Setup of lane 1:
==> flow/design.v (excerpt) <==
module reciprocal_float(
    input clk, rst,
    input start,
    input [31:0] x,
    output [31:0] out,
    output done, zero_flag
);
make LEC_CHECK=0 CAP_MARGIN=20 CORE_ASPECT_RATIO=0.5 CORE_MARGIN=6 CORE_UTILIZATION=40 CTS_CLUSTER_DIAMETER=254 CTS_CLUSTER_SIZE=100 SLEW_MARGIN=20 TNS_END_PERCENT=35 finish   # period 11.0 ns
run.sh (not shown) runs the stock make flow with config.mk's settings and CLKGATE_MAP_FILE=.
[inputs] lane 2 vs lane 1
==> flow/config.mk <==
export PLATFORM = sky130hd
export DESIGN_NAME = reciprocal_float
export DESIGN_NICKNAME = reciprocal_float
export VERILOG_FILES = /design/flow/design.v
export SDC_FILE = /design/flow/constraint.sdc
export NUM_CORES = 4
export LEC_CHECK = 0
export CAP_MARGIN = 20
export CORE_MARGIN = 2
export CORE_UTILIZATION = 40
export SLEW_MARGIN = 20
--- outcome ---
Going from lane 1 to lane 2, total half-perimeter wirelength after legalization and detailed placement shrank by 8.1%; die outline height grew by 31%; final hold slack shrank by 0.0061 ns; met1 wire length shrank by 1200 um; wire length shrank by about 7%.
Delta (lane 2 minus lane 1): post-layout total power up 6.6 uW; met1 track demand over resource did not really move.
The following lists how lane 3 was set up differently from lane 2:
==> flow/constraint.sdc <==
create_clock -name core_clock -period 6.48 [get_ports {clk}]
set_input_delay 1.2960 -clock core_clock [delete_from_list [all_inputs] [get_ports {clk}]]
set_output_delay 1.2960 -clock core_clock [all_outputs]
set_load 0.01 [all_outputs]
## What came out
Compared to lane 2, the router laid down more metal wire for lane 3.
Post-layout minimum cycle time in lane 3 vs lane 2: down 0.41 ns
The estimated power of lane 3 ends up higher than the estimate for lane 2.
Diff lane 2..lane 3 | die size | unchanged
The higher maximum net fanout on the critical path of lane 2 and lane 3 is in lane 2.
Via count of the first global-routing pass: lane 3 lower than lane 2
Comparing lane 2 and lane 3, the lower post-layout worst setup margin was measured on lane 3.
Delta(finished layout cell area, lane 3 - lane 2) > 0
Lane 2 vs lane 3, worst setup path startpoint: DP.Cordic_core.DP.Iter_Count.count[0]$_DFFE_PP0P_ vs DP.Cordic_core.DP.Iter_Count.count[1]$_DFFE_PP0P_
The following lists how lane 4 was set up differently from lane 3:
-- flow/config.mk --
<<< lane 3, line 8
export CAP_MARGIN = 20
export CORE_MARGIN = 2
export CORE_UTILIZATION = 40
export SLEW_MARGIN = 20
>>> lane 4, line 8
export CAP_MARGIN = 20
export CORE_MARGIN = 2
export CORE_UTILIZATION = 65
export SLEW_MARGIN = 20
==> flow/constraint.sdc <==
create_clock -name core_clock -period 5.14 [get_ports {clk}]
set_input_delay 1.0280 -clock core_clock [delete_from_list [all_inputs] [get_ports {clk}]]
set_output_delay 1.0280 -clock core_clock [all_outputs]
set_load 0.01 [all_outputs]
[summary]
Although it ran to completion, lane 4 produced a layout that fails the final checks because of setup timing.
Taking lane 3 as the reference, in lane 4 first-pass GRT wire length increased 5.1%, post-layout instance count excluding filler cells increased about 1.3%, number of filler instances in the final layout decreased about 60%.
Setup clock skew after layout of lane 4 is on par with lane 3.
The run with more routed wire is lane 4, not lane 3.
Delta (lane 4 minus lane 3): final estimated routing congestion in global placement climbed about 12%, worst hold slack barely changed, setup slack dropped 0.73 ns, design area climbed 10%.
Across both runs, post-cts gate resize count was higher for lane 4 than for lane 3.
Compared with lane 3, lane 4 shows a higher core utilization at floorplan.

## the previous run
Starting RTL as in the previous note.
Settings: LEC_CHECK=0, ABC_AREA=1, CAP_MARGIN=20, CORE_MARGIN=2, CORE_UTILIZATION=55, CTS_CLUSTER_DIAMETER=356, CTS_CLUSTER_SIZE=98, PLACE_DENSITY=0.4, SETUP_SLACK_MARGIN=0.87, SLEW_MARGIN=20; clock period 6.16 ns.
The following lists how the current run was set up differently from the previous run:
Settings: a change of CORE_UTILIZATION from 55 to 64; a change of PLACE_DENSITY from 0.4 to 0.41; a deleted SETUP_SLACK_MARGIN that had been 0.87; a deleted ABC_AREA that had been 1; an added TNS_END_PERCENT of 30.
==> results <==
Higher buffering stage count on the worst path with inverters included was reported by the previous run, not the current run.
The current run: final worst slack is 1.0 ns lower than what the previous run reported.
Final area, the previous run and the current run: lower on the current run
Comparing the two runs side by side, the current run comes out behind the previous run on power attributed to the clock group.
Power figures rest on the tool's default switching activity, not on a simulated workload.
